## oak
Design top, start of the top module:
module top(
	input clk,
	input rst,
	input valid,
	input dir,
	input signed [31:0] n,
	output [31:0] zeroCount,
	output signed [31:0] xOut
);
Size in the first run: ~2100 cells after synthesis, roughly 64 flip-flops, roughly 100 I/O pins, about 13000 sq um of cells after synthesis.
Settings: LEC_CHECK=0, ABC_AREA=1, CAP_MARGIN=15, CELL_PAD_IN_SITES_DETAIL_PLACEMENT=2, CORE_ASPECT_RATIO=1.53, CORE_MARGIN=2, CORE_UTILIZATION=48, CTS_CLUSTER_SIZE=84, GPL_TIMING_DRIVEN=1, HOLD_SLACK_MARGIN=0.29, MAX_ROUTING_LAYER=met4, SETUP_SLACK_MARGIN=2.38, SLEW_MARGIN=40; clock period 31.5 ns.
run.sh (not shown) runs the stock make flow with config.mk's settings and CLKGATE_MAP_FILE=.
As the logs show, oak stopped at detailed placement after a tool error, so it never reached the end of the flow.
Relative to oak, the following input files were edited for pine:
- clearing CTS_CLUSTER_SIZE, which used to be 84
- swapping 1 for 0 in GPL_TIMING_DRIVEN
- swapping 40 for 20 in SLEW_MARGIN
- clearing CORE_ASPECT_RATIO, which used to be 1.53
- clearing CELL_PAD_IN_SITES_DETAIL_PLACEMENT, which used to be 2
- clearing SETUP_SLACK_MARGIN, which used to be 2.38
- swapping 15 for 20 in CAP_MARGIN
- swapping 31.5 for 34.0 in the clock period (ns, I/O delays scaled along)
Results
pine: full flow OK, the timing, DRC and antenna checks passed. Delta (pine minus oak): share of the synthesized netlist area taken by xor and xnor gates roughly the same; area of the mapped netlist now sits at about the same level; width of the die now sits higher; area of the chip shows no meaningful change; synthesized netlist cell count comparable. Summary of pine over oak: total core area grew by 0.44%; simple logic cell fraction of the synthesized area held steady; placer congestion estimate shrank by 2.4%; count of buffers from port buffering shrank by 1.

* * *

top again, from the RTL that the note above started with.
Design top, start of the top module:
module top(
	input clk,
	input rst,
	input valid,
	input dir,
	input signed [31:0] n,
	output [31:0] zeroCount,
	output signed [31:0] xOut
);
	reg signed [31:0] xReg;
	wire signed [31:0] xNext;
	always @(posedge clk or posedge rst)begin
		if(rst) xReg<=32'sd50;
		else if(valid) xReg<=xNext;
	end
	assign xOut=xReg;
	wire signed[31:0] signedN;
	assign signedN=dir? n: -n;
	wire signed [31:0] addOut;
	wire signed [31:0] modOut;
	wire signed [31:0] normOut;
	wire zeroHit;
	adder uAdd(.a(xReg), .b(signedN), .sum(addOut));
	modulo uMod(.in(addOut), .out(modOut));
	normalize uNorm(.in(modOut), .out(normOut));
	comparator uCmp(.in(normOut), .zero(zeroHit));
	assign xNext=normOut;
	counter uCnt(
		.clk(clk),
		.rst(rst),
		.inc(valid&zeroHit),
		.count(zeroCount)
	);
endmodule
clock: 34.0 ns
lec_check: 0
cap_margin: 20
core_margin: 9
core_utilization: 59
cts_cluster_size: 100
gpl_routability_driven: 0
setup_slack_margin: -2.0
slew_margin: 20
tns_end_percent: 15
Change:
- CAP_MARGIN: 20 -> 25
- CORE_ASPECT_RATIO: unset -> 0.94
- CORE_MARGIN: 9 -> 2
- CORE_UTILIZATION: 59 -> 40
- CTS_CLUSTER_DIAMETER: unset -> 43
- CTS_CLUSTER_SIZE: 100 -> unset
- GPL_ROUTABILITY_DRIVEN: 0 -> unset
- GPL_TIMING_DRIVEN: unset -> 0
- MAX_ROUTING_LAYER: unset -> met4
- MIN_ROUTING_LAYER: unset -> met2
- SETUP_SLACK_MARGIN: -2.0 -> unset
- SLEW_MARGIN: 20 -> 35
- TNS_END_PERCENT: 15 -> 65
Effect: Utilization goes down by 20 points; final cell count goes up by 9.7%; cell area goes up by 3.1%; clock-buffer cell count goes up by 1; fmax goes up by 2.5%; worst setup slack improved by 0.82 ns; die size goes up by 23%; wire length goes up by 14%; first-iteration DRC count goes up by 140%.
Change:
- CAP_MARGIN: 25 -> 20
- CORE_ASPECT_RATIO: 0.94 -> unset
- CORE_MARGIN: 2 -> 9
- CORE_UTILIZATION: 40 -> 59
- CTS_CLUSTER_DIAMETER: 43 -> unset
- CTS_CLUSTER_SIZE: unset -> 100
- GPL_ROUTABILITY_DRIVEN: unset -> 0
- GPL_TIMING_DRIVEN: 0 -> unset
- HOLD_SLACK_MARGIN: unset -> 0.27
- MAX_ROUTING_LAYER: met4 -> unset
- MIN_ROUTING_LAYER: met2 -> unset
- SETUP_SLACK_MARGIN: unset -> -2.0
- SLEW_MARGIN: 35 -> 20
- TNS_END_PERCENT: 65 -> 15
=> Sequential cell count stays the same; core utilization grows by 20 points; cell area fell by 3.0%; non-clock buffer count fell by 48; clock skew came out higher by 0.0038 ns; critical path depth shrinks by 9; worst hold slack is about the same; register-to-register slack got worse by 0.74 ns; global-route usage is lower by 13 points; worst setup slack loses 0.82 ns.
Change:
- ABC_AREA: unset -> 0
- CELL_PAD_IN_SITES_GLOBAL_PLACEMENT: unset -> 0
- CORE_ASPECT_RATIO: unset -> 0.5
- CORE_MARGIN: 9 -> 2
- CORE_UTILIZATION: 59 -> 62
- CTS_CLUSTER_DIAMETER: unset -> 391
- CTS_CLUSTER_SIZE: 100 -> 98
- GPL_ROUTABILITY_DRIVEN: 0 -> unset
- HOLD_SLACK_MARGIN: 0.27 -> unset
- SETUP_SLACK_MARGIN: -2.0 -> -1.65
- TNS_END_PERCENT: 15 -> unset
What happened: Wire length rises by 4.3%. Cell count rises by 0.62%. Cell area hardly moves. Die size falls by 20%. Non-clock buffer count falls by 3. Global-route usage rises by 8.2 points. Area after synthesis is unchanged. Setup slack gets better by 0.062 ns. Via count rises by 3.3%. Count of clock-buffer cells in the layout rises by 1.
Change:
- ABC_AREA: 0 -> unset
- CAP_MARGIN: 20 -> 25
- CELL_PAD_IN_SITES_GLOBAL_PLACEMENT: 0 -> unset
- CORE_ASPECT_RATIO: 0.5 -> unset
- CORE_UTILIZATION: 62 -> 40
- CTS_CLUSTER_DIAMETER: 391 -> 274
- CTS_CLUSTER_SIZE: 98 -> unset
- GPL_TIMING_DRIVEN: unset -> 0
- MAX_ROUTING_LAYER: unset -> met4
- SETUP_SLACK_MARGIN: -1.65 -> unset
What happened: Utilization came out lower by 23 points; cell count came out higher by roughly a tenth; hold slack got worse by 0.0081 ns; routed wire length stays flat; setup slack improved by 1.5 ns; first-iteration DRC count came out lower by well over a third; count of clock-buffer cells in the layout came out higher by 2; cell area came out higher by a few percent; clock skew is about the same; fmax came out higher by a few percent.

* * *

== run 1 ==
top again, from the RTL that the note above started with.
Design top, start of the top module:
module top(
	input clk,
	input rst,
	input valid,
	input dir,
	input signed [31:0] n,
	output [31:0] zeroCount,
	output signed [31:0] xOut
);
==> flow/config.mk <==
export PLATFORM = sky130hd
export DESIGN_NAME = top
export DESIGN_NICKNAME = top
export VERILOG_FILES = /design/flow/design.v
export SDC_FILE = /design/flow/constraint.sdc
export NUM_CORES = 4
export LEC_CHECK = 0
export CAP_MARGIN = 20
export CELL_PAD_IN_SITES_DETAIL_PLACEMENT = 0
export CELL_PAD_IN_SITES_GLOBAL_PLACEMENT = 0
export CORE_MARGIN = 2
export CORE_UTILIZATION = 48
export CTS_CLUSTER_DIAMETER = 330
export CTS_CLUSTER_SIZE = 37
export GPL_ROUTABILITY_DRIVEN = 0
export MAX_ROUTING_LAYER = met5
export MIN_ROUTING_LAYER = met1
export PLACE_DENSITY = 0.41
export SLEW_MARGIN = 20
export TNS_END_PERCENT = 100
==> flow/constraint.sdc <==
create_clock -name core_clock -period 24.9 [get_ports {clk}]
set_input_delay 4.9800 -clock core_clock [delete_from_list [all_inputs] [get_ports {clk}]]
set_output_delay 4.9800 -clock core_clock [all_outputs]
set_load 0.01 [all_outputs]
What the final checks of run 1 revealed, after a flow that finished every stage, was a layout that fails on setup timing.
Inputs modified between run 1 and run 2:
Settings: a deleted TNS_END_PERCENT that had been 100; a deleted CTS_CLUSTER_DIAMETER that had been 330; a deleted GPL_ROUTABILITY_DRIVEN that had been 0; a deleted CTS_CLUSTER_SIZE that had been 37; a deleted CELL_PAD_IN_SITES_GLOBAL_PLACEMENT that had been 0; a change of CORE_UTILIZATION from 48 to 34; a deleted MAX_ROUTING_LAYER that had been met5; a deleted MIN_ROUTING_LAYER that had been met1; a deleted PLACE_DENSITY that had been 0.41; a deleted CELL_PAD_IN_SITES_DETAIL_PLACEMENT that had been 0; a change of the clock period (ns, I/O delays scaled along) from 24.9 to 32.6.
[summary]
Run 1 → run 2: floorplan row count rose 20%; total global routing track utilization saw a decrease; routing usage on met1 -15 points.
Run 2 | stages: all done | timing, DRC, antenna: all pass
Edits applied to the flow inputs when going from run 2 to run 3:
Settings: a change of CORE_UTILIZATION from 34 to 58; an added SETUP_SLACK_MARGIN of -0.3; a change of the clock period (ns, I/O delays scaled along) from 32.6 to 18.1.
[summary]
Of run 2 and run 3, only run 3 never reached the final stage. Die area | run 3 < run 2. Run 3 vs. run 2: share of the core filled by cells before placement went up by 24 points. Sort run 2 and run 3 by width of the die, ascending, and run 3 comes first. Die height for run 3: about 23% down relative to run 2. Run 2 -> run 3: number of placed instances with taps included increased by more than 10%. Run 3 vs run 2, half-perimeter wire length after detailed placement went up by 9600 µm.
What run 4 does differently from run 3 at the input level:
Settings: CORE_UTILIZATION now 50, was 58.
## What came out
Nothing crashed in run 4 and all stages finished; the problem is that the final layout failed, the offending checks being setup timing.
From run 3 to run 4 the numbers moved as follows: placement-stage cell area moved up; overall die area rose 3900 µm²; sink count of the clock tree now sits at about the same level.

* * *

The RTL this note starts from:
==> flow/design.v <==
`timescale 1ns/1ps
module top(
	input clk,
	input rst,
	input valid,
	input dir,
	input signed [31:0] n,
	output [31:0] zeroCount,
	output signed [31:0] xOut
);
	reg signed [31:0] xReg;
	wire signed [31:0] xNext;
	always @(posedge clk or posedge rst)begin
		if(rst) xReg<=32'sd50;
		else if(valid) xReg<=xNext;
	end
	assign xOut=xReg;
	wire signed[31:0] signedN;
	assign signedN=dir? n: -n;
	wire signed [31:0] addOut;
	wire signed [31:0] modOut;
	wire signed [31:0] normOut;
	wire zeroHit;
	adder uAdd(.a(xReg), .b(signedN), .sum(addOut));
	modulo uMod(.in(addOut), .out(modOut));
	normalize uNorm(.in(modOut), .out(normOut));
	comparator uCmp(.in(normOut), .zero(zeroHit));
	assign xNext=normOut;
	counter uCnt(
		.clk(clk),
		.rst(rst),
		.inc(valid&zeroHit),
		.count(zeroCount)
	);
endmodule
module adder(
	input signed [31:0] a,
	input signed [31:0] b,
	output signed [31:0] sum
);
	assign sum=a+b;
endmodule
module modulo(
	input signed [31:0] in,
	output signed [31:0] out
);
	assign out=in%100;
endmodule
module normalize(
	input signed [31:0] in,
	output signed [31:0] out
);
	assign out=(in<0)? (in+100): in;
endmodule
module comparator(
	input signed [31:0] in,
	output zero
);
	assign zero = (in==0);
endmodule
module counter(
	input clk,
	input rst,
	input inc,
	output reg [31:0] count
);
	always @(posedge clk or posedge rst)begin
		if(rst) count<=32'd0;
		else if(inc) count<=count+1;
	end
endmodule
export LEC_CHECK = 0
export ABC_AREA = 1
export CAP_MARGIN = 15
export CELL_PAD_IN_SITES_DETAIL_PLACEMENT = 2
export CORE_ASPECT_RATIO = 1.53
export CORE_MARGIN = 2
export CORE_UTILIZATION = 48
export CTS_CLUSTER_SIZE = 84
export GPL_TIMING_DRIVEN = 0
export HOLD_SLACK_MARGIN = 0.29
export MAX_ROUTING_LAYER = met4
export SETUP_SLACK_MARGIN = 5.0
export SLEW_MARGIN = 40
create_clock -name core_clock -period 22.4 [get_ports {clk}]
The starting point failed in 3_5_place_dp.
Change:
ABC_AREA = default   (was 1)
CAP_MARGIN = 20   (was 15)
CELL_PAD_IN_SITES_DETAIL_PLACEMENT = default   (was 2)
CORE_ASPECT_RATIO = default   (was 1.53)
CORE_UTILIZATION = 61   (was 48)
CTS_CLUSTER_SIZE = default   (was 84)
GPL_TIMING_DRIVEN = default   (was 0)
HOLD_SLACK_MARGIN = default   (was 0.29)
MAX_ROUTING_LAYER = default   (was met4)
SETUP_SLACK_MARGIN = default   (was 5.0)
SLEW_MARGIN = 20   (was 40)
clock period = 11.6 ns   (was 22.4 ns; I/O delays follow)
With this change the flow failed in 4_1_cts, error DPL-0038.
Area after synthesis increases by 4.1%.
Die area came out lower by 18%.
Synthesized cell count falls by about 18%.
